<file path="flow/constraint.sdc">
create_clock -name core_clock -period 11.5 [get_ports {clk}]
set_input_delay 2.3000 -clock core_clock [delete_from_list [all_inputs] [get_ports {clk}]]
set_output_delay 2.3000 -clock core_clock [all_outputs]
set_load 0.01 [all_outputs]
</file>
<file path="flow/run.sh">
#!/bin/bash
# the make line also repeats each setting of config.mk as NAME=value (left out here)
make -C /OpenROAD-flow-scripts/flow DESIGN_CONFIG=/design/flow/config.mk WORK_HOME=/design/flow/orfs CLKGATE_MAP_FILE= finish
</file>
<file path="flow/config.mk">
export PLATFORM = sky130hd
export DESIGN_NAME = convolver
export DESIGN_NICKNAME = convolver
export VERILOG_FILES = /design/flow/design.v
export SDC_FILE = /design/flow/constraint.sdc
export NUM_CORES = 4
export LEC_CHECK = 0
export CAP_MARGIN = 20
export CORE_MARGIN = 2
export CORE_UTILIZATION = 72
export CTS_CLUSTER_DIAMETER = 373
export CTS_CLUSTER_SIZE = 10
export PLACE_DENSITY = 0.6
export SLEW_MARGIN = 20
</file>
<file path="flow/design.v">
module convolver #(
    parameter N = 16,   
    parameter Q = 12,   
    parameter n = 416,  
    parameter k = 3,    
    parameter s = 1,    
    parameter NUM_MAC = 8  
)(
    input wire clk,
    input wire rst,
    input wire en,
    input wire [N-1:0] activation_in,
    input wire [(k*k*N)-1:0] weight, 
    input wire [N-1:0] batch_gamma,  
    input wire [N-1:0] batch_beta,   
    output wire [N-1:0] conv_out
);
    reg [N-1:0] line_buffer [(k-1)*n-1:0];
    wire [N-1:0] window_buffer [0:k*k-1];
    integer i;
    always @(posedge clk) begin
        if (rst) begin
            for (i = 0; i < (k-1)*n; i = i + 1) begin
                line_buffer[i] <= 0;
            end
        end else if (en) begin
            for (i = (k-1)*n-1; i > 0; i = i - 1) begin
                line_buffer[i] <= line_buffer[i-1];
            end
            line_buffer[0] <= activation_in;  
        end
    end
    genvar x, y;
    generate
        for (y = 0; y < k; y = y + 1) begin : window_row
            for (x = 0; x < k; x = x + 1) begin : window_col
                if (y == k-1) begin
                    assign window_buffer[y*k + x] = line_buffer[x];  
                end else begin
                    assign window_buffer[y*k + x] = line_buffer[y*n + x];
                end
            end
        end
    endgenerate
    reg [N-1:0] conv_temp;
    always @(*) begin
        conv_temp = 0;
        for (i = 0; i < k*k; i = i + 1) begin
            conv_temp = conv_temp + (($signed(window_buffer[i]) * $signed(weight[i*N +: N])) >>> Q);
        end
    end
    wire [N-1:0] bn_out;
    assign bn_out = (conv_temp * batch_gamma) + batch_beta;
    assign conv_out = (bn_out[N-1]) ? (bn_out >>> 3) : bn_out;  
endmodule
</file>
==> flow_summary.yaml, run 1 <==
# yosys + openroad results
setup_path:
  crit_path_frequent_cell: "fa_1"
  r2r-start: "line_buffer[0][5]$_SDFFE_PP0P_"
  ff2ff_setup_slack_ps: 10300
  max_stage_delay_ps: 540
  crit_slowest_cell: "fa_1"
  crit_family: "adder cells"
  reg2reg_depth: 4
  critPathBufInv: 15
  critPathArrivalTime_ps: 14890
  criticalPathCategory: "in -> out"
  worst-endpoint-required_ps: 9200
  endpoint: "conv_out[10]"
  crit_cells: 51
  critPathLaunch: "weight[136]"
  cp-end-kind: "primary output"
  crit_fanout: 7
  crit_path_start_kind: "primary input"
  reg2reg_to: "line_buffer[0][5]$_SDFFE_PP0P_"
final_timing:
  whs_ps: 441
  rsz0062_at_grt: "true"
  fmax_ghz: 0.0582
  fin_crit_ps: 17190
  hold_violations: 0
  max_slew_margin_pct: 19.5
  fin_crit_sh_pct: 150
  slew_violations: 0
  worst_pin_slew_ps: 1210
  timing.clock.skew_ps: 59.6
  postLayoutSetupSlackWorst_ps: -5690
  setup_viol: 15
synthesis:
  ys_top_cells_by_count: "nor2_1, mux2i_1, dfxtp_1, clkbuf_1, inv_1"
  ys_cells: 26100
  synth-edff-count: 0
  synth.area.mux_share_pct: 24.9
  area_leaders: "dfxtp_1, mux2i_1, nor2_1"
  synth_seq_share_pct: 49.7
  synthTopLogicFamily: "multiplexers"
  syn-cell-area_sq_mm: 0.270
  aoi_share_pct: 0.319
  ff_type: "dfxtp_1"
  syn_inst: 26100
  ys_sh_simple_pct: 11.8
  top_area_share_pct: 49.7
  ys_sh_xor_pct: 1.06
  yosysWarnings: 2
  synth_nets: 27600
  fa_ha_area_share_pct: 8.18
  top_area_cell: "dfxtp_1"
  ys_types: 58
  numSynthFlops: 6704
  async_flop_share_pct: 0
  synth_area_per_cell_sq_um: 10.3
  yosysMostFrequentCell: "nor2_1"
  synth_chip_area_sq_mm: 0.270
drt:
  via_per_inst: 5.31
  drc: 0
  drtIter0Drc: 8694
  drt_pass1_iterations: 5
  num_vias: 166000
  routed_wl_um: 439000
  postRouteAntennaNets: 0
  wl_per_cell_um: 14.0
cells_and_area:
  final_area_sq_mm: 0.300
  stdcell_count: 31200
  area_growth_pct: 11.1
  fill_cells: 23900
  fin_nets: 27700
global_route:
  grt_overflow_total: 0
  grt_first_pass_wirelength_um: 760000
  grt_pass1_vias: 163000
  gr-usage-all-layers_pct: 22.7
  grt_max_degree: 260
  antenna_found_initial: 10
placement:
  hpwl_um: 268000
  place_congestion: 0.890
  dp_cells: 30400
  place_area_sq_mm: 0.279
  portBuffers: 209
floorplanning:
  core_sq_mm: 0.373
  die_w_um: 616
  pin_count: 211
  die_area_sq_mm: 0.380
  initCoreUtil_pct: 72.4
  fp-row-count: 224
  dieHeight_um: 616
job:
  warning_count: 152
  drv_cap: 0
cts:
  cts_max_path_buffers: 4
  cts_sinks: 6704
  cts_root_buffer: "clkbuf_16"
  cts_tree: "done"
  hold_buffers: 0
  insertion_delay_ps: 1020
  htreeDepth: 6
  path_clk_slew_ps: 50
  cts_inserted_buffers: 740
status:
  so_faults: "setup timing"
  status: "failed layout checks"
min_path:
  whs_endpoint: "line_buffer[30][7]$_SDFFE_PP0P_"
  min_from: "line_buffer[29][7]$_SDFFE_PP0P_"
  hold_path.class: "reg -> reg"
  hold_depth: 2
==> timing repair <==
item	in CTS	in global routing
pin swaps	58	73
endpoints found under the setup margin	15	15
gates resized	183	113
setup buffers	27	9
cloned	1	1
==> final cells by class <==
type	instances	area, sq um	share of cell area [%]
clock inverters	50	1010	0.336
diodes	7	17.5	0.00584
flip-flops and latches	6704	134000	44.7
repair buffers	1022	9580	3.19
inverters	1178	4420	1.47
well taps	4972	6220	2.07
multi-input cells	16600	126000	41.9
clock buffers	750	18800	6.26
==> per-stage QoR <==
| step | setup WS [ps] | setup TNS, ps | utilization, % |
|---|---|---|---|
| 2_1_floorplan | -4710 | -70030 | - |
| 3_3_place_gp | -6580 | -98100 | 74.9 |
| 3_5_place_dp | -6730 | -100330 | 74.9 |
| 4_1_cts | -5950 | -88120 | 80.3 |
| 5_1_grt | -6120 | -90800 | 80.5 |
| 6_report | -5690 | -84330 | 80.5 |
==> per-layer routing <==
metal | up-vias | global-route usage, % | share of wire [%]
met5 | - | 0 | 0.0057
met3 | 742 | 2.92 | 3.2
li1 | 84500 | - | -
met2 | 1918 | 38.3 | 47
met1 | 78700 | 30.5 | 47
met4 | 4 | 6.97 | 2.5
==> run 2, diff against run 1 <==
Settings changed: CORE_UTILIZATION 72 to 36, CTS_CLUSTER_DIAMETER 373 to default, CTS_CLUSTER_SIZE 10 to 90, MIN_ROUTING_LAYER from default to met2, PLACE_DENSITY 0.6 to default, PLACE_DENSITY_LB_ADDON from default to 0.16, SETUP_SLACK_MARGIN from default to 1.1, SLEW_MARGIN 20 to 10.
Clock period 11.5 ns to 21.2 ns, I/O delays scaled along.
==> flow_summary.yaml, run 2 <==
# yosys + openroad results
global_route:
  gr-usage-all-layers_pct: 18.4
  antenna_found_initial: 4
  grt_first_pass_wirelength_um: 810000
  grt_pass1_vias: 246000
  grt_overflow_total: 0
  grt_max_degree: 229
drt:
  routed_wl_um: 486000
  drt_pass1_iterations: 8
  drtIter0Drc: 14700
  via_per_inst: 6.13
  drc: 0
  wl_per_cell_um: 13.3
  postRouteAntennaNets: 0
  num_vias: 224000
setup_path:
  criticalPathCategory: "in -> out"
  critPathLaunch: "weight[102]"
  reg2reg_depth: 3
  crit_slowest_cell: "fa_2"
  cp-end-kind: "primary output"
  r2r-start: "line_buffer[2][1]$_SDFFE_PP0P_"
  crit_family: "adder cells"
  ff2ff_setup_slack_ps: 19650
  critPathArrivalTime_ps: 17020
  crit_path_frequent_cell: "fa_1"
  endpoint: "conv_out[1]"
  crit_path_start_kind: "primary input"
  reg2reg_to: "line_buffer[3][1]$_SDFFE_PP0P_"
  crit_cells: 51
  crit_fanout: 4
  critPathBufInv: 15
  worst-endpoint-required_ps: 16960
  max_stage_delay_ps: 660
floorplanning:
  pin_count: 211
  initCoreUtil_pct: 36.1
  die_w_um: 870
  die_area_sq_mm: 0.757
  dieHeight_um: 870
  fp-row-count: 318
  core_sq_mm: 0.748
cells_and_area:
  area_growth_pct: 14.7
  fin_nets: 27500
  fill_cells: 72300
  fin_util_pct: 41.4
synthesis:
  ys_sh_simple_pct: 11.8
  synth_nets: 27600
  synth_seq_share_pct: 49.7
  async_flop_share_pct: 0
  top_area_share_pct: 49.7
  synthTopLogicFamily: "multiplexers"
  ys_types: 58
  syn_inst: 26100
  synth_area_per_cell_sq_um: 10.3
  numSynthFlops: 6704
  ys_top_cells_by_count: "nor2_1, mux2i_1, dfxtp_1, clkbuf_1, inv_1"
  ff_type: "dfxtp_1"
  aoi_share_pct: 0.319
  ys_sh_xor_pct: 1.06
  syn-cell-area_sq_mm: 0.270
  synth_chip_area_sq_mm: 0.270
  yosysMostFrequentCell: "nor2_1"
  synth.area.mux_share_pct: 24.9
  yosysWarnings: 2
  ys_cells: 26100
  area_leaders: "dfxtp_1, mux2i_1, nor2_1"
  fa_ha_area_share_pct: 8.18
  top_area_cell: "dfxtp_1"
  synth-edff-count: 0
final_timing:
  fmax_ghz: 0.0470
  max_slew_margin_pct: 26.1
  setup_viol: 13
  hold_violations: 0
  whs_ps: 454
  rsz0062_at_grt: "true"
  slew_violations: 0
  postLayoutSetupSlackWorst_ps: -62.4
  worst_pin_slew_ps: 1110
  fin_crit_sh_pct: 100
  timing.clock.skew_ps: 48.2
  fin_crit_ps: 21260
cts:
  cts_max_path_buffers: 4
  cts_sinks: 6704
  path_clk_slew_ps: 60
  htreeDepth: 6
  insertion_delay_ps: 1120
  cts_root_buffer: "clkbuf_16"
  cts_tree: "done"
  cts_inserted_buffers: 734
min_path:
  hold_path.class: "reg -> reg"
  whs_endpoint: "line_buffer[144][3]$_SDFFE_PP0P_"
  min_from: "line_buffer[143][3]$_SDFFE_PP0P_"
  hold_depth: 2
job:
  drv_cap: 0
  warning_count: 162
placement:
  hpwl_um: 278000
  portBuffers: 209
  place_congestion: 0.844
status:
  status: "failed layout checks"
  so_faults: "setup timing"
==> run 2: metal layers <==
metal  up-vias  part of all wire (%)  global-route usage, %
met3      1508                    41                   26.1
met4        36                   3.5                   3.06
met1     85200                     0                      -
met2     53800                    56                   21.4
li1      83600                     -                      -
met5         -                  0.23                   1.68
==> run 2: what timing repair did <==
item                                   in CTS  in global routing
hold buffers                                0                  0
buffers inserted                           71                 13
pin swaps                                 186                 61
setup endpoints to repair                  15                 15
gates cloned                                5                  0
gates resized                             380                 47
endpoints found under the hold margin       0                  0
==> run 2: layout make-up <==
type / count / area [sq um] / area share [%]
flip-flops and latches: 6704 / 134000 / 43.3
repair buffers: 838 / 7830 / 2.53
clock inverters: 196 / 2500 / 0.808
clock buffers: 1135 / 22500 / 7.25
diodes: 28 / 70.1 / 0.0226
well taps: 9920 / 12400 / 4.01
inverters: 1178 / 4420 / 1.43
multi-input cells: 16600 / 126000 / 40.6
==> run 2: metrics by stage <==
stage,cells,area (sq um),setup slack (ps),setup TNS (ps)
after global routing,36500,310000,-541,-7630
final,36600,310000,-62.4,-480
after global placement,35100,283000,-1270,-18180
after CTS,36500,309000,22.7,0
after floorplan,26100,270000,1100,0
after detailed placement,35100,283000,-1170,-16870
==> run 3, diff against run 2 <==
Settings changed: ABC_AREA from default to 1, CAP_MARGIN 20 to 15, CORE_UTILIZATION 36 to 72, CTS_CLUSTER_DIAMETER from default to 89, CTS_CLUSTER_SIZE 90 to 13, GPL_ROUTABILITY_DRIVEN from default to 1, MIN_ROUTING_LAYER met2 to met1, PLACE_DENSITY_LB_ADDON 0.16 to 0.28, SETUP_SLACK_MARGIN 1.1 to -0.5, SLEW_MARGIN 10 to 20, TNS_END_PERCENT from default to 55.
Clock period 21.2 ns to 15.4 ns, I/O delays scaled along.
==> flow_summary.yaml, run 3 <==
# yosys + openroad results
final_timing:
  setup_viol: 15
  finalSetupTns_ps: -41350
  fmax_ghz: 0.0550
  fin_crit_ps: 18190
  fin_crit_sh_pct: 118
  postLayoutSetupSlackWorst_ps: -2790
  hold_violations: 0
  worst_pin_slew_ps: 1220
  max_slew_margin_pct: 18.4
  slew_violations: 0
  rsz0062_at_grt: "true"
  timing.clock.skew_ps: 62.4
cells_and_area:
  final_area_sq_mm: 0.290
  fin_nets: 35200
  fin_util_pct: 78.7
  area_growth_pct: 8.84
drt:
  wl_per_cell_um: 13.6
  via_per_inst: 5.36
  num_vias: 208000
  drt_pass1_iterations: 9
  postRouteAntennaNets: 0
  routed_wl_um: 525000
  drtIter0Drc: 16800
  drc: 0
global_route:
  gr-usage-all-layers_pct: 27.3
  grt_first_pass_wirelength_um: 897000
  antenna_found_initial: 25
  grt_pass1_vias: 194000
  grt_overflow_total: 0
  grt_max_degree: 256
synthesis:
  yosysMostFrequentCell: "nand2_1"
  ys_cells: 34600
  async_flop_share_pct: 0
  synth_chip_area_sq_mm: 0.266
  synth_seq_share_pct: 50.4
  ys_types: 42
  ys_sh_simple_pct: 21.6
  synth_nets: 36100
  syn-cell-area_sq_mm: 0.266
  synthTopLogicFamily: "simple AND/OR/NAND/NOR gates"
  synth.area.mux_share_pct: 0
  top_area_cell: "dfxtp_1"
  syn_inst: 34600
  synth_area_per_cell_sq_um: 7.70
  synth-edff-count: 0
  yosysWarnings: 2
  ys_sh_xor_pct: 0.769
  ff_type: "dfxtp_1"
  ys_top_cells_by_count: "nand2_1, a21oi_1, dfxtp_1, clkbuf_1, inv_1"
  aoi_share_pct: 12.9
  numSynthFlops: 6704
  fa_ha_area_share_pct: 8.29
  area_leaders: "dfxtp_1, nand2_1, a21oi_1"
  top_area_share_pct: 50.4
setup_path:
  crit_fanout: 8
  reg2reg_to: "line_buffer[3][3]$_SDFFE_PP0P_"
  critPathArrivalTime_ps: 15110
  crit_cells: 49
  crit_path_frequent_cell: "fa_1"
  endpoint: "conv_out[9]"
  ff2ff_setup_slack_ps: 14000
  critPathBufInv: 14
  max_stage_delay_ps: 550
  crit_slowest_cell: "fa_1"
  crit_family: "adder cells"
  critPathLaunch: "weight[35]"
  cp-end-kind: "primary output"
  criticalPathCategory: "in -> out"
  crit_path_start_kind: "primary input"
  worst-endpoint-required_ps: 12320
  r2r-start: "line_buffer[2][3]$_SDFFE_PP0P_"
  reg2reg_depth: 5
placement:
  place_congestion: 0.903
  place_area_sq_mm: 0.273
  hpwl_um: 311000
  portBuffers: 209
min_path:
  min_from: "line_buffer[219][0]$_SDFFE_PP0P_"
  hold_path.class: "reg -> reg"
  hold_depth: 2
  whs_endpoint: "line_buffer[220][0]$_SDFFE_PP0P_"
cts:
  cts_root_buffer: "clkbuf_16"
  insertion_delay_ps: 1020
  htreeDepth: 6
  cts_inserted_buffers: 593
  cts_sinks: 6704
  hold_buffers: 0
  path_clk_slew_ps: 60
  cts_tree: "done"
  cts_max_path_buffers: 4
floorplanning:
  die_area_sq_mm: 0.375
  fp-row-count: 223
  pin_count: 211
  core_sq_mm: 0.369
  dieHeight_um: 612
  die_w_um: 612
  initCoreUtil_pct: 72.3
job:
  drv_cap: 0
  warning_count: 375
status:
  status: "failed layout checks"
  so_faults: "setup timing"
==> run 3: cell type report <==
cell class	count	area [sq um]
Multi-Input combinational cell	23600	117000
Inverter	1810	6810
Sequential cell	6704	134000
Antenna cell	15	37.5
Clock buffer	602	15100
Timing Repair Buffer	1021	9270
Tap cell	4950	6190
Fill cell	25700	78700
Clock inverter	62	1070
==> run 3: timing repair <==
item                       4_1_cts  5_1_grt
setup buffers                   31        9
gates resized                  421      115
pin swaps                      128       75
setup endpoints to repair       15       15
==> run 3: through the flow <==
step	worst slack [ps]	hold slack, ps	instances
floorplan	-1960	436	34600
global placement	-3900	447	38100
detailed placement	-3920	452	38100
CTS	-2760	418	38700
global route	-3300	429	38800
finish	-2790	420	38800
==> run 3: metal layers <==
metal / vias up / track usage, % / wire length [um] / part of all wire [%]
met2: 3281 / 46.2 / 256000 / 49
met1: 97800 / 37.5 / 239000 / 45
met5: - / 0 / 102 / 0.019
li1: 106000 / - / - / -
met3: 803 / 3.04 / 20000 / 3.8
met4: 18 / 6.56 / 10800 / 2.1
==> run 4, diff against run 3 <==
Settings changed: CAP_MARGIN 15 to 20, CTS_CLUSTER_DIAMETER 89 to 299, CTS_CLUSTER_SIZE 13 to 14, GPL_ROUTABILITY_DRIVEN 1 to default, MIN_ROUTING_LAYER met1 to default, PLACE_DENSITY_LB_ADDON 0.28 to 0.06, SETUP_SLACK_MARGIN -0.5 to -0.59, TNS_END_PERCENT 55 to default.
Clock period 15.4 ns to 14.5 ns, I/O delays scaled along.
==> flow_summary.yaml, run 4 <==
# yosys + openroad results
setup_path:
  crit_slowest_cell: "fa_2"
  ff2ff_setup_slack_ps: 12880
  crit_cells: 54
  critPathBufInv: 20
  cp-end-kind: "primary output"
  critPathArrivalTime_ps: 15190
  reg2reg_depth: 4
  crit_path_frequent_cell: "fa_1"
  criticalPathCategory: "in -> out"
  reg2reg_to: "line_buffer[0][3]$_SDFFE_PP0P_"
  crit_fanout: 7
  worst-endpoint-required_ps: 11600
  max_stage_delay_ps: 600
  endpoint: "conv_out[0]"
  crit_path_start_kind: "primary input"
  r2r-start: "line_buffer[0][3]$_SDFFE_PP0P_"
  crit_family: "adder cells"
  critPathLaunch: "weight[53]"
synthesis:
  numSynthFlops: 6704
  top_area_cell: "dfxtp_1"
  ys_sh_xor_pct: 0.769
  synth_area_per_cell_sq_um: 7.70
  synth-edff-count: 0
  async_flop_share_pct: 0
  syn_inst: 34600
  yosysMostFrequentCell: "nand2_1"
  fa_ha_area_share_pct: 8.29
  ys_top_cells_by_count: "nand2_1, a21oi_1, dfxtp_1, clkbuf_1, inv_1"
  synth_seq_share_pct: 50.4
  top_area_share_pct: 50.4
  ys_cells: 34600
  syn-cell-area_sq_mm: 0.266
  ff_type: "dfxtp_1"
  aoi_share_pct: 12.9
  synthTopLogicFamily: "simple AND/OR/NAND/NOR gates"
  ys_sh_simple_pct: 21.6
  area_leaders: "dfxtp_1, nand2_1, a21oi_1"
  synth.area.mux_share_pct: 0
  ys_types: 42
  yosysWarnings: 2
  synth_nets: 36100
  synth_chip_area_sq_mm: 0.266
cts:
  cts_sinks: 6704
  path_clk_slew_ps: 120
  insertion_delay_ps: 1050
  cts_inserted_buffers: 548
  hold_buffers: 0
  htreeDepth: 6
  cts_tree: "done"
  cts_max_path_buffers: 4
  cts_root_buffer: "clkbuf_16"
global_route:
  antenna_found_initial: 23
  gr-usage-all-layers_pct: 27.5
  top_usage_layer: "met2"
  grt_pass1_vias: 194000
  grt_max_degree: 276
  grt_use_met1_pct: 38.0
  grtUsageMet3_pct: 2.94
  grt_overflow_total: 0
  grtUsageMet2_pct: 46.7
  grt_first_pass_wirelength_um: 902000
final_timing:
  timing.clock.skew_ps: 80.4
  postLayoutSetupSlackWorst_ps: -3590
  slew_violations: 0
  fin_crit_ps: 18090
  worst_pin_slew_ps: 1270
  hold_violations: 0
  fin_crit_sh_pct: 125
  fmax_ghz: 0.0553
  rsz0062_at_grt: "true"
  max_slew_margin_pct: 15.2
  setup_viol: 15
placement:
  place_area_sq_mm: 0.273
  place_congestion: 0.903
  portBuffers: 209
  post-place-ws_ps: -4550
  hpwl_um: 317000
floorplanning:
  pin_count: 211
  die_area_sq_mm: 0.375
  initCoreUtil_pct: 72.3
  fp-row-count: 223
  core_sq_mm: 0.369
  dieHeight_um: 612
  die_w_um: 612
drt:
  drt_pass1_iterations: 6
  routed_wl_um: 528000
  num_vias: 208000
  via_per_inst: 5.36
  drtIter0Drc: 17000
  postRouteAntennaNets: 0
  wl_per_cell_um: 13.6
  drc: 0
min_path:
  hold_path.class: "reg -> reg"
  hold_depth: 2
  whs_endpoint: "line_buffer[5][13]$_SDFFE_PP0P_"
  min_from: "line_buffer[4][13]$_SDFFE_PP0P_"
cells_and_area:
  final_area_sq_mm: 0.289
  fin_nets: 35200
  area_growth_pct: 8.39
status:
  so_faults: "setup timing"
  status: "failed layout checks"
job:
  drv_cap: 0
  warning_count: 358
-- run 4: metal layers --
layer	share of wire (%)	vias to the layer above	routed length (um)
met5	0.012	-	64
met4	1.9	10	10100
met3	3.7	741	19800
met2	49	3225	257000
met1	46	97800	241000
li1	-	106000	-
-- run 4: area by class of cell --
| class | instances | area, sq um |
|---|---|---|
| Sequential cell | 6704 | 134000 |
| Multi-Input combinational cell | 23600 | 117000 |
| Fill cell | 25800 | 79900 |
| Clock buffer | 554 | 13900 |
| Timing Repair Buffer | 1067 | 9640 |
| Inverter | 1810 | 6810 |
| Tap cell | 4950 | 6190 |
| Clock inverter | 54 | 1080 |
| Antenna cell | 8 | 20.0 |
-- run 4: per-stage QoR --
stage	std cells	hold WS, ps	utilization, %	setup TNS (ps)
2_1_floorplan	34600	436	-	-37000
3_3_place_gp	38100	447	74.1	-65920
3_5_place_dp	38100	452	74.1	-66360
4_1_cts	38700	385	78.2	-53560
5_1_grt	38800	427	78.3	-60040
6_report	38800	376	78.3	-52730
-- run 4: what timing repair did --
item / 4_1_cts / 5_1_grt
pin swaps: 36 / 26
endpoints found under the setup margin: 15 / 15
resized: 139 / 78
gates cloned: 1 / 0
buffers inserted: 7 / 13
==> run 5, diff against run 4 <==
Settings changed: ABC_AREA 1 to default, CAP_MARGIN 20 to 15, CORE_ASPECT_RATIO from default to 0.92, CTS_CLUSTER_DIAMETER 299 to default, CTS_CLUSTER_SIZE 14 to 51, GPL_ROUTABILITY_DRIVEN from default to 1, MIN_ROUTING_LAYER from default to met1, PLACE_DENSITY from default to 0.67, PLACE_DENSITY_LB_ADDON 0.06 to default, SETUP_SLACK_MARGIN -0.59 to 4.53, TNS_END_PERCENT from default to 55.
Clock period 14.5 ns to 15.2 ns, I/O delays scaled along.
==> flow_summary.yaml, run 5 <==
# yosys + openroad results
status:
  status: "failed layout checks"
  so_faults: "setup timing"
setup_path:
  crit_path_frequent_cell: "fa_1"
  max_stage_delay_ps: 570
  cp-end-kind: "primary output"
  critPathBufInv: 16
  ff2ff_setup_slack_ps: 14040
  crit_path_start_kind: "primary input"
  crit_cells: 50
  critPathLaunch: "weight[7]"
  endpoint: "conv_out[13]"
  crit_family: "adder cells"
  worst-endpoint-required_ps: 12160
  criticalPathCategory: "in -> out"
  crit_fanout: 8
  reg2reg_to: "line_buffer[1][0]$_SDFFE_PP0P_"
  reg2reg_depth: 4
  r2r-start: "line_buffer[0][0]$_SDFFE_PP0P_"
  critPathArrivalTime_ps: 15520
  crit_slowest_cell: "clkdlybuf4s50_1"
final_timing:
  rsz0062_at_grt: "true"
  postLayoutSetupSlackWorst_ps: -3360
  setup_viol: 15
  max_slew_margin_pct: 23.2
  fmax_ghz: 0.0539
  timing.clock.skew_ps: 40.9
  fin_crit_ps: 18560
  fin_crit_sh_pct: 122
  slew_violations: 0
  worst_pin_slew_ps: 1150
  hold_violations: 0
drt:
  postRouteAntennaNets: 0
  wl_per_cell_um: 13.8
  routed_wl_um: 437000
  via_per_inst: 5.25
  drc: 0
  drt_pass1_iterations: 5
  drtIter0Drc: 9090
  num_vias: 166000
synthesis:
  synth.area.mux_share_pct: 24.9
  synth_area_per_cell_sq_um: 10.3
  yosysMostFrequentCell: "nor2_1"
  synth_chip_area_sq_mm: 0.270
  ys_sh_simple_pct: 11.8
  aoi_share_pct: 0.319
  async_flop_share_pct: 0
  synth_seq_share_pct: 49.7
  syn_inst: 26100
  synth_nets: 27600
  synth-edff-count: 0
  fa_ha_area_share_pct: 8.18
  ys_sh_xor_pct: 1.06
  ys_cells: 26100
  ys_top_cells_by_count: "nor2_1, mux2i_1, dfxtp_1, clkbuf_1, inv_1"
  ys_types: 58
  top_area_share_pct: 49.7
  area_leaders: "dfxtp_1, mux2i_1, nor2_1"
  ff_type: "dfxtp_1"
  yosysWarnings: 2
  numSynthFlops: 6704
  top_area_cell: "dfxtp_1"
  syn-cell-area_sq_mm: 0.270
  synthTopLogicFamily: "multiplexers"
cts:
  cts_inserted_buffers: 621
  cts_sinks: 6704
  cts_tree: "done"
  insertion_delay_ps: 1020
  path_clk_slew_ps: 60
  cts_root_buffer: "clkbuf_16"
  htreeDepth: 6
  cts_max_path_buffers: 4
placement:
  place_area_sq_mm: 0.279
  portBuffers: 209
  dp_cells: 30400
  place_congestion: 0.883
  hpwl_um: 268000
global_route:
  grt_first_pass_wirelength_um: 754000
  antenna_found_initial: 5
  gr-usage-all-layers_pct: 22.5
  grt_pass1_vias: 161000
  grt_max_degree: 265
  grt_overflow_total: 0
cells_and_area:
  fin_nets: 27600
  seq_area_sq_mm: 0.134
  stdcell_count: 31600
  area_growth_pct: 11.5
  final_area_sq_mm: 0.301
  comb_area_sq_mm: 0.126
  fill_cells: 23800
  fin_util_pct: 80.7
floorplanning:
  core_sq_mm: 0.373
  fp-row-count: 215
  initCoreUtil_pct: 72.4
  die_area_sq_mm: 0.380
  dieHeight_um: 591
  die_w_um: 642
  pin_count: 211
min_path:
  hold_depth: 2
  hold_path.class: "reg -> reg"
  min_from: "line_buffer[25][7]$_SDFFE_PP0P_"
  whs_endpoint: "line_buffer[26][7]$_SDFFE_PP0P_"
job:
  drv_cap: 0
  warning_count: 250
-- run 5: area by class of cell --
type / instances / area share, %
repair buffers: 1052 / 3.25
multi-input cells: 16600 / 41.9
inverters: 1178 / 1.47
flip-flops and latches: 6704 / 44.6
clock inverters: 171 / 0.687
clock buffers: 941 / 6.03
diodes: 6 / 0.00499
well taps: 4991 / 2.08
-- run 5: per-stage QoR --
stage / setup TNS, ps / hold slack [ps] / worst slack [ps]
global placement: -65610 / 469 / -4430
CTS: -51160 / 469 / -3460
floorplan: -36730 / 460 / -2490
detailed placement: -68040 / 478 / -4590
global route: -55540 / 485 / -3760
finish: -49670 / 471 / -3360
-- run 5: per-layer routing --
metal  up-vias  GRT usage [%]  routed length (um)  share of wire [%]
met5         -              0                  27             0.0062
met3       709           3.19               16100                3.7
met1     78600           30.6              205000                 47
met4         4           6.35               10300                2.4
li1      84700              -                   -                  -
met2      1916           37.8              206000                 47
-- run 5: what timing repair did --
item / in CTS / in global routing
pin swaps: 178 / 92
resized: 420 / 77
cloned: 1 / 0
hold buffers: 0 / 0
buffers inserted: 63 / 10
setup endpoints to repair: 15 / 15
==> run 6, diff against run 5 <==
Settings changed: CAP_MARGIN 15 to 20, CORE_ASPECT_RATIO 0.92 to default, CORE_UTILIZATION 72 to 60, CTS_CLUSTER_SIZE 51 to default, GPL_ROUTABILITY_DRIVEN 1 to default, MIN_ROUTING_LAYER met1 to default, PLACE_DENSITY 0.67 to default, SETUP_SLACK_MARGIN 4.53 to 3.52, TNS_END_PERCENT 55 to default.
Clock period 15.2 ns to 18.9 ns, I/O delays scaled along.
==> flow_summary.yaml, run 6 <==
# yosys + openroad results
cells_and_area:
  stdcell_count: 32400
  final_area_sq_mm: 0.301
  fill_cells: 35900
  fin_nets: 27400
  area_growth_pct: 11.6
status:
  so_faults: "setup timing"
  status: "failed layout checks"
job:
  warning_count: 175
  drv_cap: 0
floorplanning:
  initCoreUtil_pct: 60.2
  core_sq_mm: 0.448
  pin_count: 211
  die_w_um: 675
  fp-row-count: 246
  dieHeight_um: 675
  die_area_sq_mm: 0.455
drt:
  postRouteAntennaNets: 0
  drtIter0Drc: 8340
  wl_per_cell_um: 13.0
  drc: 0
  via_per_inst: 5.04
  drt_pass1_iterations: 5
  num_vias: 163000
  routed_wl_um: 423000
synthesis:
  syn-cell-area_sq_mm: 0.270
  syn_inst: 26100
  synth_nets: 27600
  fa_ha_area_share_pct: 8.18
  synthTopLogicFamily: "multiplexers"
  synth.area.mux_share_pct: 24.9
  yosysMostFrequentCell: "nor2_1"
  aoi_share_pct: 0.319
  ys_cells: 26100
  ys_top_cells_by_count: "nor2_1, mux2i_1, dfxtp_1, clkbuf_1, inv_1"
  top_area_cell: "dfxtp_1"
  synth_chip_area_sq_mm: 0.270
  ys_sh_xor_pct: 1.06
  yosysWarnings: 2
  ys_sh_simple_pct: 11.8
  area_leaders: "dfxtp_1, mux2i_1, nor2_1"
  async_flop_share_pct: 0
  ys_types: 58
  numSynthFlops: 6704
  synth_seq_share_pct: 49.7
  ff_type: "dfxtp_1"
  synth_area_per_cell_sq_um: 10.3
  top_area_share_pct: 49.7
  synth-edff-count: 0
global_route:
  grt_max_degree: 237
  antenna_found_initial: 13
  grt_first_pass_wirelength_um: 733000
  grt_pass1_vias: 158000
  gr-usage-all-layers_pct: 18.2
  grt_overflow_total: 0
min_path:
  min_from: "line_buffer[209][13]$_SDFFE_PP0P_"
  whs_endpoint: "line_buffer[210][13]$_SDFFE_PP0P_"
  hold_path.class: "reg -> reg"
  hold_depth: 2
setup_path:
  critPathArrivalTime_ps: 16320
  endpoint: "conv_out[0]"
  crit_fanout: 6
  criticalPathCategory: "in -> out"
  reg2reg_to: "line_buffer[3][5]$_SDFFE_PP0P_"
  crit_family: "adder cells"
  ff2ff_setup_slack_ps: 17440
  critPathLaunch: "weight[68]"
  crit_slowest_cell: "fa_2"
  crit_path_frequent_cell: "fa_1"
  reg2reg_depth: 3
  crit_path_start_kind: "primary input"
  worst-endpoint-required_ps: 15120
  r2r-start: "line_buffer[2][5]$_SDFFE_PP0P_"
  cp-end-kind: "primary output"
  max_stage_delay_ps: 680
  critPathBufInv: 14
  crit_cells: 50
cts:
  cts_inserted_buffers: 668
  htreeDepth: 6
  cts_tree: "done"
  hold_buffers: 0
  insertion_delay_ps: 1040
  path_clk_slew_ps: 60
  cts_max_path_buffers: 4
  cts_root_buffer: "clkbuf_16"
  cts_sinks: 6704
final_timing:
  postLayoutSetupSlackWorst_ps: -1200
  fin_crit_sh_pct: 106
  slew_violations: 0
  max_slew_margin_pct: 25.1
  finalSetupTns_ps: -17110
  timing.clock.skew_ps: 34.0
  fmax_ghz: 0.0497
  hold_violations: 0
  setup_viol: 15
  rsz0062_at_grt: "true"
  whs_ps: 475
  fin_crit_ps: 20100
  worst_pin_slew_ps: 1120
placement:
  place_area_sq_mm: 0.278
  dp_cells: 31100
  place_congestion: 0.870
  hpwl_um: 256000
  portBuffers: 209
[run 6: through the flow]
stage | util [%] | setup slack, ps
3_3_place_gp | 62.0 | -2090
6_report | 67.2 | -1200
5_1_grt | 67.2 | -1600
3_5_place_dp | 62.0 | -2150
4_1_cts | 67.1 | -1220
2_1_floorplan | - | -268
[run 6: timing repair]
item | in CTS | in global routing
gates resized | 376 | 74
setup endpoints to repair | 15 | 15
pin swaps | 177 | 92
cloned | 2 | 0
buffers inserted | 80 | 6
[run 6: routing by layer]
layer	GRT usage [%]	vias up	part of all wire (%)
met5	0	-	0
met4	5.35	0	2.6
met3	2.64	674	3.7
met2	29.9	1737	44
met1	24.8	76600	49
li1	-	84400	-
[run 6: layout make-up]
cell class / instances / area, sq um / area share, %
antenna: 11 / 27.5 / 0.00913
sequential: 6704 / 134000 / 44.5
clock buffer: 1027 / 19800 / 6.57
timing repair buffer: 825 / 7430 / 2.47
clock inverter: 186 / 2200 / 0.730
inverter: 1178 / 4420 / 1.47
tap: 5952 / 7450 / 2.47
multi-input combinational: 16600 / 126000 / 41.7
==> run 7, diff against run 6 <==
Settings changed: CORE_UTILIZATION 60 to 72, CTS_CLUSTER_SIZE from default to 35, PLACE_DENSITY_LB_ADDON from default to 0.26, SETUP_SLACK_MARGIN 3.52 to 1.71.
Clock period 18.9 ns to 11.1 ns, I/O delays scaled along.
==> flow_summary.yaml, run 7 <==
# yosys + openroad results
drt:
  drc: 0
  postRouteAntennaNets: 0
  drtIter0Drc: 9170
  via_per_inst: 5.31
  num_vias: 168000
  routed_wl_um: 452000
  drt_pass1_iterations: 8
  wl_per_cell_um: 14.3
global_route:
  gr-usage-all-layers_pct: 23.3
  grt_pass1_vias: 167000
  grt_max_degree: 252
  grt_overflow_total: 0
  grt_first_pass_wirelength_um: 778000
  antenna_found_initial: 1
setup_path:
  crit_cells: 49
  reg2reg_to: "line_buffer[3][0]$_SDFFE_PP0P_"
  r2r-start: "line_buffer[2][0]$_SDFFE_PP0P_"
  worst-endpoint-required_ps: 8880
  critPathArrivalTime_ps: 14840
  crit_path_frequent_cell: "fa_1"
  reg2reg_depth: 4
  crit_family: "adder cells"
  criticalPathCategory: "in -> out"
  ff2ff_setup_slack_ps: 9840
  crit_fanout: 6
  cp-end-kind: "primary output"
  critPathBufInv: 13
  max_stage_delay_ps: 640
  crit_slowest_cell: "fa_2"
  endpoint: "conv_out[7]"
  critPathLaunch: "weight[132]"
  crit_path_start_kind: "primary input"
placement:
  hpwl_um: 272000
  dp_cells: 30400
  portBuffers: 209
  place_area_sq_mm: 0.279
  place_congestion: 0.893
final_timing:
  fin_crit_ps: 17060
  fin_crit_sh_pct: 154
  fmax_ghz: 0.0586
  timing.clock.skew_ps: 58.6
  max_slew_margin_pct: 22.4
  worst_pin_slew_ps: 1160
  slew_violations: 0
  rsz0062_at_grt: "true"
  setup_viol: 15
  hold_violations: 0
  postLayoutSetupSlackWorst_ps: -5960
floorplanning:
  dieHeight_um: 616
  die_w_um: 616
  initCoreUtil_pct: 72.4
  fp-row-count: 224
  die_area_sq_mm: 0.380
  core_sq_mm: 0.373
  pin_count: 211
cts:
  hold_buffers: 0
  insertion_delay_ps: 1030
  cts_max_path_buffers: 4
  htreeDepth: 6
  cts_tree: "done"
  cts_inserted_buffers: 630
  path_clk_slew_ps: 60
  cts_sinks: 6704
  cts_root_buffer: "clkbuf_16"
cells_and_area:
  stdcell_count: 31600
  final_area_sq_mm: 0.302
  fin_nets: 27600
  area_growth_pct: 11.7
min_path:
  min_from: "line_buffer[103][11]$_SDFFE_PP0P_"
  hold_depth: 2
  whs_endpoint: "line_buffer[104][11]$_SDFFE_PP0P_"
  hold_path.class: "reg -> reg"
synthesis:
  synth_chip_area_sq_mm: 0.270
  top_area_cell: "dfxtp_1"
  synth.area.mux_share_pct: 24.9
  yosysMostFrequentCell: "nor2_1"
  ys_top_cells_by_count: "nor2_1, mux2i_1, dfxtp_1, clkbuf_1, inv_1"
  synth-edff-count: 0
  ff_type: "dfxtp_1"
  async_flop_share_pct: 0
  synth_area_per_cell_sq_um: 10.3
  aoi_share_pct: 0.319
  ys_sh_simple_pct: 11.8
  fa_ha_area_share_pct: 8.18
  synthTopLogicFamily: "multiplexers"
  numSynthFlops: 6704
  synth_seq_share_pct: 49.7
  area_leaders: "dfxtp_1, mux2i_1, nor2_1"
  top_area_share_pct: 49.7
  ys_types: 58
  syn-cell-area_sq_mm: 0.270
  syn_inst: 26100
  yosysWarnings: 2
  ys_sh_xor_pct: 1.06
  ys_cells: 26100
  synth_nets: 27600
status:
  so_faults: "setup timing"
  status: "failed layout checks"
job:
  warning_count: 149
  drv_cap: 0
## run 7: area by class of cell
class,instances,area (sq um)
diodes,1,2.50
clock buffers,911,18400
clock inverters,197,2400
fillers,22300,71200
inverters,1178,4420
multi-input cells,16600,126000
flip-flops and latches,6704,134000
well taps,4972,6220
repair buffers,1055,9900
## run 7: per-layer routing
layer | vias to the layer above | share of wire (%) | track usage, %
met5 | - | 0 | 0
met2 | 2061 | 49 | 40.8
met4 | 0 | 2.3 | 6.00
met1 | 80300 | 45 | 30.4
met3 | 795 | 3.3 | 3.02
li1 | 84700 | - | -
## run 7: what timing repair did
| action | 4_1_cts | 5_1_grt |
|---|---|---|
| resized | 373 | 105 |
| setup buffers | 55 | 6 |
| gates cloned | 8 | 0 |
| setup endpoints to repair | 15 | 15 |
| pin swaps | 170 | 76 |
## run 7: stage by stage
step	hold WS, ps	util [%]	setup slack (ps)	setup TNS, ps
floorplan	460	-	-4950	-73630
CTS	449	80.8	-5920	-88150
global placement	470	74.9	-6970	-103600
detailed placement	478	74.9	-7070	-105110
global route	479	80.9	-6330	-93940
finish	442	80.9	-5960	-88340
==> run 8, diff against run 7 <==
Settings changed: CORE_UTILIZATION 72 to 44, CTS_CLUSTER_SIZE 35 to default, PLACE_DENSITY from default to 0.6, PLACE_DENSITY_LB_ADDON 0.26 to default, SETUP_SLACK_MARGIN 1.71 to default.
Clock period 11.1 ns to 14.5 ns, I/O delays scaled along.
==> flow_summary.yaml, run 8 <==
# yosys + openroad results
floorplanning:
  fp-row-count: 287
  die_w_um: 787
  die_area_sq_mm: 0.620
  core_sq_mm: 0.611
  pin_count: 211
  initCoreUtil_pct: 44.2
  dieHeight_um: 787
setup_path:
  r2r-start: "line_buffer[2][3]$_SDFFE_PP0P_"
  critPathArrivalTime_ps: 15390
  critPathBufInv: 17
  cp-end-kind: "primary output"
  reg2reg_depth: 4
  criticalPathCategory: "in -> out"
  crit_path_start_kind: "primary input"
  reg2reg_to: "line_buffer[3][3]$_SDFFE_PP0P_"
  crit_slowest_cell: "fa_2"
  max_stage_delay_ps: 610
  crit_cells: 51
  critPathLaunch: "weight[52]"
  ff2ff_setup_slack_ps: 13080
  crit_path_frequent_cell: "fa_1"
  crit_family: "adder cells"
  crit_fanout: 8
  worst-endpoint-required_ps: 11600
  endpoint: "conv_out[0]"
final_timing:
  fin_crit_ps: 18290
  slew_violations: 0
  postLayoutSetupSlackWorst_ps: -3790
  fin_crit_sh_pct: 126
  timing.clock.skew_ps: 59.2
  finalSetupTns_ps: -55440
  rsz0062_at_grt: "true"
  fmax_ghz: 0.0547
  hold_violations: 0
  worst_pin_slew_ps: 1230
  max_slew_margin_pct: 18.0
  setup_viol: 15
drt:
  drc: 0
  wl_per_cell_um: 12.7
  drt_pass1_iterations: 5
  via_per_inst: 4.70
  drtIter0Drc: 8036
  routed_wl_um: 444000
  postRouteAntennaNets: 0
  num_vias: 164000
cells_and_area:
  fin_nets: 27700
  fill_cells: 55500
  stdcell_count: 34900
  fin_util_pct: 50.5
  area_growth_pct: 14.4
cts:
  htreeDepth: 6
  cts_inserted_buffers: 699
  cts_tree: "done"
  cts_sinks: 6704
  cts_root_buffer: "clkbuf_16"
  hold_buffers: 0
  insertion_delay_ps: 1100
  cts_max_path_buffers: 4
  path_clk_slew_ps: 60
synthesis:
  ys_sh_xor_pct: 1.06
  ff_type: "dfxtp_1"
  top_area_share_pct: 49.7
  top_area_cell: "dfxtp_1"
  synth_chip_area_sq_mm: 0.270
  synthTopLogicFamily: "multiplexers"
  synth-edff-count: 0
  yosysWarnings: 2
  synth.area.mux_share_pct: 24.9
  numSynthFlops: 6704
  ys_cells: 26100
  yosysMostFrequentCell: "nor2_1"
  async_flop_share_pct: 0
  synth_seq_share_pct: 49.7
  fa_ha_area_share_pct: 8.18
  syn-cell-area_sq_mm: 0.270
  area_leaders: "dfxtp_1, mux2i_1, nor2_1"
  syn_inst: 26100
  ys_sh_simple_pct: 11.8
  synth_nets: 27600
  ys_types: 58
  synth_area_per_cell_sq_um: 10.3
  aoi_share_pct: 0.319
  ys_top_cells_by_count: "nor2_1, mux2i_1, dfxtp_1, clkbuf_1, inv_1"
min_path:
  hold_depth: 2
  whs_endpoint: "line_buffer[89][6]$_SDFFE_PP0P_"
  hold_path.class: "reg -> reg"
  min_from: "line_buffer[88][6]$_SDFFE_PP0P_"
global_route:
  gr-usage-all-layers_pct: 13.9
  top_usage_layer: "met2"
  grt_use_met1_pct: 19.6
  grt_overflow_total: 0
  grt_pass1_vias: 159000
  grtUsageMet3_pct: 2.43
  grt_first_pass_wirelength_um: 767000
  grtUsageMet2_pct: 22.1
  antenna_found_initial: 16
  grt_max_degree: 239
placement:
  dp_cells: 33500
  post-place-ws_ps: -5230
  portBuffers: 209
  place_congestion: 0.837
  hpwl_um: 270000
status:
  so_faults: "setup timing"
  status: "failed layout checks"
job:
  warning_count: 197
  drv_cap: 0
==> run 8: layout make-up <==
type | instances | area (sq um) | area share (%)
clock buffer | 1055 | 20800 | 6.74
timing repair buffer | 1077 | 10100 | 3.27
multi-input combinational | 16600 | 126000 | 40.9
antenna | 10 | 25.0 | 0.00810
inverter | 1178 | 4420 | 1.43
sequential | 6704 | 134000 | 43.4
clock inverter | 213 | 2990 | 0.968
tap | 8092 | 10100 | 3.28
==> run 8: repair_timing <==
item,CTS,global route
pin swaps,138,176
cloned,2,1
setup buffers,57,20
endpoints found under the setup margin,15,15
resized,342,206
==> run 8: layer usage <==
| metal | vias up | part of all wire, % |
|---|---|---|
| met5 | - | 0.011 |
| met4 | 8 | 2.7 |
| met3 | 768 | 4.0 |
| met2 | 1685 | 43 |
| met1 | 76600 | 50 |
| li1 | 84900 | - |
==> run 8: metrics by stage <==
stage	instance area (sq um)	hold WS, ps
floorplan	270000	460
detailed placement	283000	477
finish	309000	445
global route	309000	479
CTS	308000	457
global placement	283000	470
==> run 9, diff against run 8 <==
Settings changed: ABC_AREA from default to 0, CAP_MARGIN 20 to 30, CELL_PAD_IN_SITES_DETAIL_PLACEMENT from default to 1, CORE_ASPECT_RATIO from default to 0.56, CORE_UTILIZATION 44 to 20, CTS_CLUSTER_DIAMETER from default to 88, CTS_CLUSTER_SIZE from default to 21, GPL_TIMING_DRIVEN from default to 0, MAX_ROUTING_LAYER from default to met4, MIN_ROUTING_LAYER from default to met1, PLACE_DENSITY 0.6 to default, PLACE_DENSITY_LB_ADDON from default to 0.11, SETUP_SLACK_MARGIN from default to 3.73, TNS_END_PERCENT from default to 95.
Clock period 14.5 ns to 27.7 ns, I/O delays scaled along.
==> flow_summary.yaml, run 9 <==
# yosys + openroad results
synthesis:
  ys_sh_simple_pct: 11.8
  ys_cells: 26100
  numSynthFlops: 6704
  ys_top_cells_by_count: "nor2_1, mux2i_1, dfxtp_1, clkbuf_1, inv_1"
  ff_type: "dfxtp_1"
  top_area_share_pct: 49.7
  ys_types: 58
  synth-edff-count: 0
  top_area_cell: "dfxtp_1"
  syn-cell-area_sq_mm: 0.270
  ys_sh_xor_pct: 1.06
  synth_seq_share_pct: 49.7
  yosysMostFrequentCell: "nor2_1"
  aoi_share_pct: 0.319
  syn_inst: 26100
  fa_ha_area_share_pct: 8.18
  synthTopLogicFamily: "multiplexers"
  synth_chip_area_sq_mm: 0.270
  synth_area_per_cell_sq_um: 10.3
  synth_nets: 27600
  yosysWarnings: 2
  area_leaders: "dfxtp_1, mux2i_1, nor2_1"
  async_flop_share_pct: 0
  synth.area.mux_share_pct: 24.9
cts:
  cts_root_buffer: "clkbuf_16"
  insertion_delay_ps: 1180
  cts_tree: "done"
  htreeDepth: 5
  cts_inserted_buffers: 383
  cts_max_path_buffers: 5
  path_clk_slew_ps: 90
  hold_buffers: 0
  cts_sinks: 6704
final_timing:
  rsz0062_at_grt: "true"
  hold_violations: 0
  fin_crit_ps: 24740
  max_slew_margin_pct: 25.9
  worst_pin_slew_ps: 1110
  slew_violations: 0
  timing.clock.skew_ps: 97.7
  fin_crit_sh_pct: 89.3
  setup_viol: 0
  fmax_ghz: 0.0404
placement:
  place_congestion: 0.776
  place_area_sq_mm: 0.295
  dp_cells: 44300
  portBuffers: 181
  hpwl_um: 586000
floorplanning:
  dieHeight_um: 873
  die_area_sq_mm: 1.36
  initCoreUtil_pct: 20.0
  die_w_um: 1560
  fp-row-count: 319
  pin_count: 211
  core_sq_mm: 1.35
drt:
  drt_pass1_iterations: 5
  routed_wl_um: 757000
  postRouteAntennaNets: 0
  drtIter0Drc: 7306
  drt-met1-wl_um: 466000
  via_per_inst: 3.85
  dr_wl_met3_um: 24000
  wl_per_cell_um: 16.8
  drc: 0
  num_vias: 173000
  wl_met2_um: 255000
  dr.max_layer_used: "met4"
setup_path:
  crit_cells: 54
  r2r-start: "line_buffer[1][0]$_SDFFE_PP0P_"
  reg2reg_to: "line_buffer[2][0]$_SDFFE_PP0P_"
  crit_slowest_cell: "fa_2"
  crit_fanout: 8
  max_stage_delay_ps: 700
  worst-endpoint-required_ps: 22160
  critPathArrivalTime_ps: 19200
  critPathBufInv: 17
  ff2ff_setup_slack_ps: 25370
  endpoint: "conv_out[9]"
  crit_path_frequent_cell: "fa_1"
  crit_path_start_kind: "primary input"
  cp-end-kind: "primary output"
  reg2reg_depth: 3
  criticalPathCategory: "in -> out"
  crit_family: "adder cells"
  critPathLaunch: "weight[68]"
cells_and_area:
  fin_nets: 28300
  final_area_sq_mm: 0.308
  stdcell_count: 44900
  area_growth_pct: 14.2
global_route:
  grt_max_degree: 22
  grt_overflow_total: 0
  grt_first_pass_wirelength_um: 1160000
  antenna_found_initial: 60
  gr-usage-all-layers_pct: 11.2
  grt_pass1_vias: 179000
job:
  drv_cap: 0
  warning_count: 29
min_path:
  min_from: "line_buffer[5][15]$_SDFFE_PP0P_"
  hold_depth: 2
  whs_endpoint: "line_buffer[6][15]$_SDFFE_PP0P_"
  hold_path.class: "reg -> reg"
status:
  status: "complete, no violations"
-- run 9: area by class of cell --
cell class,instances,area (sq um)
inverter,1178,4430
timing repair buffer,293,3310
buffer,1691,6930
fill,153000,1040000
clock inverter,62,878
clock buffer,418,9890
antenna,22,55.1
tap,18000,22500
multi-input combinational,16600,126000
sequential,6704,134000
-- run 9: stage by stage --
stage | setup WS, ps | TNS, ps | utilization [%] | hold slack, ps
after global placement | -2510 | -30160 | 21.9 | 472
after detailed placement | -1800 | -19030 | 21.9 | 483
after CTS | 2630 | 0 | 22.8 | 431
after global routing | 2560 | 0 | 22.9 | 481
final | 2960 | 0 | 22.9 | 426
after floorplan | 4090 | 0 | - | 460
-- run 9: what timing repair did --
item	CTS	global route
pin swaps	76	56
buffers inserted	33	17
gates resized	489	173
cloned	2	1
setup endpoints to repair	15	15
-- run 9: routing by layer --
metal | track usage, % | vias up
li1 | - | 85900
met1 | 19.2 | 85000
met2 | 13.3 | 1250
met3 | 1.38 | 631
met4 | 1.69 | 0
met5 | - | -
==> run 10, diff against run 9 <==
Settings changed: ABC_AREA 0 to 1, CAP_MARGIN 30 to 15, CELL_PAD_IN_SITES_DETAIL_PLACEMENT 1 to default, CORE_ASPECT_RATIO 0.56 to default, CORE_UTILIZATION 20 to 72, CTS_CLUSTER_DIAMETER 88 to 105, CTS_CLUSTER_SIZE 21 to 13, GPL_ROUTABILITY_DRIVEN from default to 1, GPL_TIMING_DRIVEN 0 to default, MAX_ROUTING_LAYER met4 to default, PLACE_DENSITY_LB_ADDON 0.11 to 0.2, SETUP_SLACK_MARGIN 3.73 to 2.03, TNS_END_PERCENT 95 to 100.
Clock period 27.7 ns to 14.5 ns, I/O delays scaled along.
==> flow_summary.yaml, run 10 <==
# yosys + openroad results
status:
  status: "failed layout checks"
  so_faults: "setup timing"
drt:
  num_vias: 208000
  wl_per_cell_um: 13.5
  postRouteAntennaNets: 0
  drc: 0
  routed_wl_um: 522000
  drtIter0Drc: 16900
  via_per_inst: 5.36
  drt_pass1_iterations: 8
floorplanning:
  die_area_sq_mm: 0.375
  dieHeight_um: 612
  pin_count: 211
  fp-row-count: 223
  initCoreUtil_pct: 72.3
  die_w_um: 612
  core_sq_mm: 0.369
synthesis:
  ff_type: "dfxtp_1"
  synth-edff-count: 0
  ys_top_cells_by_count: "nand2_1, a21oi_1, dfxtp_1, clkbuf_1, inv_1"
  async_flop_share_pct: 0
  area_leaders: "dfxtp_1, nand2_1, a21oi_1"
  synth_nets: 36100
  syn-cell-area_sq_mm: 0.266
  synth_chip_area_sq_mm: 0.266
  numSynthFlops: 6704
  synth.area.mux_share_pct: 0
  yosysMostFrequentCell: "nand2_1"
  ys_sh_simple_pct: 21.6
  synth_seq_share_pct: 50.4
  top_area_share_pct: 50.4
  aoi_share_pct: 12.9
  top_area_cell: "dfxtp_1"
  yosysWarnings: 2
  syn_inst: 34600
  synthTopLogicFamily: "simple AND/OR/NAND/NOR gates"
  synth_area_per_cell_sq_um: 7.70
  ys_types: 42
  ys_cells: 34600
  ys_sh_xor_pct: 0.769
  fa_ha_area_share_pct: 8.29
global_route:
  gr-usage-all-layers_pct: 27.1
  grt_max_degree: 275
  grt_first_pass_wirelength_um: 894000
  grt_pass1_vias: 194000
  grt_overflow_total: 0
  antenna_found_initial: 25
setup_path:
  cp-end-kind: "primary output"
  critPathLaunch: "weight[99]"
  crit_path_frequent_cell: "fa_1"
  critPathArrivalTime_ps: 14980
  endpoint: "conv_out[0]"
  worst-endpoint-required_ps: 11600
  reg2reg_to: "line_buffer[2][4]$_SDFFE_PP0P_"
  crit_fanout: 8
  ff2ff_setup_slack_ps: 13080
  crit_path_start_kind: "primary input"
  max_stage_delay_ps: 720
  criticalPathCategory: "in -> out"
  crit_slowest_cell: "fa_2"
  reg2reg_depth: 3
  crit_cells: 52
  crit_family: "adder cells"
  critPathBufInv: 16
  r2r-start: "line_buffer[1][4]$_SDFFE_PP0P_"
min_path:
  hold_depth: 2
  whs_endpoint: "line_buffer[40][10]$_SDFFE_PP0P_"
  hold_path.class: "reg -> reg"
  min_from: "line_buffer[39][10]$_SDFFE_PP0P_"
cts:
  cts_inserted_buffers: 590
  htreeDepth: 6
  path_clk_slew_ps: 60
  cts_sinks: 6704
  cts_root_buffer: "clkbuf_16"
  cts_max_path_buffers: 4
  cts_tree: "done"
  hold_buffers: 0
  insertion_delay_ps: 1030
final_timing:
  postLayoutSetupSlackWorst_ps: -3380
  fmax_ghz: 0.0559
  whs_ps: 423
  fin_crit_ps: 17880
  slew_violations: 0
  fin_crit_sh_pct: 123
  setup_viol: 15
  hold_violations: 0
  finalSetupTns_ps: -50400
  max_slew_margin_pct: 16.7
  worst_pin_slew_ps: 1250
  timing.clock.skew_ps: 78.1
  rsz0062_at_grt: "true"
job:
  drv_cap: 0
  warning_count: 252
placement:
  hpwl_um: 309000
  post-place-ws_ps: -4410
  portBuffers: 209
  place_congestion: 0.906
  place_area_sq_mm: 0.273
cells_and_area:
  fin_nets: 35300
  area_growth_pct: 8.94
  final_area_sq_mm: 0.290
  fin_util_pct: 78.7
[run 10: through the flow]
step,instances
floorplan,34600
global placement,38100
detailed placement,38100
CTS,38800
global route,38800
finish,38800
[run 10: repair_timing]
| action | 4_1_cts | 5_1_grt |
|---|---|---|
| buffers inserted | 40 | 5 |
| pin swaps | 106 | 40 |
| gates resized | 423 | 75 |
| gates cloned | 2 | 0 |
| endpoints found under the setup margin | 15 | 15 |
[run 10: final cells by class]
type / instances / area, sq um
antenna: 12 / 30.0
clock buffer: 591 / 14800
clock inverter: 68 / 1310
fill: 25700 / 78400
inverter: 1810 / 6810
multi-input combinational: 23600 / 117000
sequential: 6704 / 134000
tap: 4950 / 6190
timing repair buffer: 1071 / 9790
[run 10: routing by layer]
layer | GRT usage (%) | vias to the layer above | wire (um)
li1 | - | 106000 | -
met1 | 37.6 | 97500 | 239000
met2 | 45.3 | 3448 | 251000
met3 | 3.27 | 815 | 21600
met4 | 6.73 | 18 | 11100
met5 | 0 | - | 111
==> run 11, diff against run 10 <==
Settings changed: ABC_AREA 1 to default, CAP_MARGIN 15 to 20, CORE_UTILIZATION 72 to 70, CTS_CLUSTER_DIAMETER 105 to default, CTS_CLUSTER_SIZE 13 to default, GPL_ROUTABILITY_DRIVEN 1 to default, MIN_ROUTING_LAYER met1 to default, PLACE_DENSITY_LB_ADDON 0.2 to default, SETUP_SLACK_MARGIN 2.03 to 1.03, TNS_END_PERCENT 100 to default.
Clock period 14.5 ns to 16.4 ns, I/O delays scaled along.
==> flow_summary.yaml, run 11 <==
# yosys + openroad results
final_timing:
  timing.clock.skew_ps: 38.7
  rsz0062_at_grt: "true"
  fin_crit_ps: 19210
  setup_viol: 15
  fmax_ghz: 0.0520
  finalSetupTns_ps: -40720
  hold_violations: 0
  max_slew_margin_pct: 23.5
  fin_crit_sh_pct: 117
  slew_violations: 0
  worst_pin_slew_ps: 1150
  postLayoutSetupSlackWorst_ps: -2810
  whs_ps: 457
floorplanning:
  pin_count: 211
  die_w_um: 625
  core_sq_mm: 0.385
  initCoreUtil_pct: 70.2
  die_area_sq_mm: 0.391
  dieHeight_um: 625
  fp-row-count: 228
job:
  warning_count: 225
  drv_cap: 0
synthesis:
  yosysMostFrequentCell: "nor2_1"
  synth-edff-count: 0
  syn-cell-area_sq_mm: 0.270
  ys_top_cells_by_count: "nor2_1, mux2i_1, dfxtp_1, clkbuf_1, inv_1"
  aoi_share_pct: 0.319
  async_flop_share_pct: 0
  ys_types: 58
  ys_sh_simple_pct: 11.8
  synth_chip_area_sq_mm: 0.270
  syn_inst: 26100
  synth_seq_share_pct: 49.7
  yosysWarnings: 2
  synthTopLogicFamily: "multiplexers"
  synth.area.mux_share_pct: 24.9
  synth_nets: 27600
  ys_cells: 26100
  fa_ha_area_share_pct: 8.18
  synth_area_per_cell_sq_um: 10.3
  top_area_cell: "dfxtp_1"
  top_area_share_pct: 49.7
  area_leaders: "dfxtp_1, mux2i_1, nor2_1"
  ys_sh_xor_pct: 1.06
  ff_type: "dfxtp_1"
  numSynthFlops: 6704
global_route:
  grt_overflow_total: 0
  grt_pass1_vias: 161000
  grt_first_pass_wirelength_um: 756000
  gr-usage-all-layers_pct: 22.0
  grt_max_degree: 267
  antenna_found_initial: 7
placement:
  post-place-ws_ps: -3780
  hpwl_um: 268000
  place_congestion: 0.896
  portBuffers: 209
  dp_cells: 30400
min_path:
  whs_endpoint: "line_buffer[223][12]$_SDFFE_PP0P_"
  hold_path.class: "reg -> reg"
  hold_depth: 2
  min_from: "line_buffer[222][12]$_SDFFE_PP0P_"
cells_and_area:
  fin_nets: 27500
  comb_area_sq_mm: 0.126
  area_growth_pct: 11.7
  fill_cells: 25700
  stdcell_count: 31600
  seq_area_sq_mm: 0.134
setup_path:
  crit_cells: 56
  max_stage_delay_ps: 630
  crit_path_start_kind: "primary input"
  criticalPathCategory: "in -> out"
  crit_family: "adder cells"
  r2r-start: "line_buffer[0][1]$_SDFFE_PP0P_"
  critPathBufInv: 21
  endpoint: "conv_out[10]"
  crit_slowest_cell: "fa_2"
  critPathLaunch: "weight[36]"
  worst-endpoint-required_ps: 13120
  crit_fanout: 7
  reg2reg_depth: 4
  cp-end-kind: "primary output"
  ff2ff_setup_slack_ps: 14740
  crit_path_frequent_cell: "fa_1"
  reg2reg_to: "line_buffer[1][1]$_SDFFE_PP0P_"
  critPathArrivalTime_ps: 15930
drt:
  drc: 0
  dr.max_layer_used: "met4"
  routed_wl_um: 438000
  drtIter0Drc: 9093
  wl_per_cell_um: 13.9
  num_vias: 166000
  postRouteAntennaNets: 0
  drt_pass1_iterations: 5
  drt-met1-wl_um: 204000
  dr_wl_met3_um: 15000
  wl_met2_um: 207000
  via_per_inst: 5.24
cts:
  cts_max_path_buffers: 4
  hold_buffers: 0
  path_clk_slew_ps: 60
  insertion_delay_ps: 1030
  cts_root_buffer: "clkbuf_16"
  cts_sinks: 6704
  cts_inserted_buffers: 641
  cts_tree: "done"
  htreeDepth: 6
status:
  status: "failed layout checks"
  so_faults: "setup timing"
-- run 11: final cells by class --
class	count	area share, %
clock inverter	159	0.645
inverter	1178	1.47
tap	5060	2.10
multi-input combinational	16600	41.8
antenna	8	0.00664
sequential	6704	44.5
timing repair buffer	969	3.02
clock buffer	987	6.41
-- run 11: stage by stage --
stage / area (sq um) / utilization [%]
finish: 301000 / 78.3
global route: 301000 / 78.3
CTS: 301000 / 78.1
detailed placement: 278000 / 72.4
global placement: 278000 / 72.4
floorplan: 270000 / -
-- run 11: routing by layer --
metal / vias to the layer above / global-route usage [%]
li1: 84600 / -
met1: 78600 / 29.5
met2: 1842 / 37.0
met3: 783 / 2.87
met4: 0 / 6.75
met5: - / 0
-- run 11: timing repair --
item                                    CTS  global route
cloned                                    4             0
endpoints found under the setup margin   15            15
gates resized                           378           153
pin swaps                               202           142
buffers inserted                         60            24
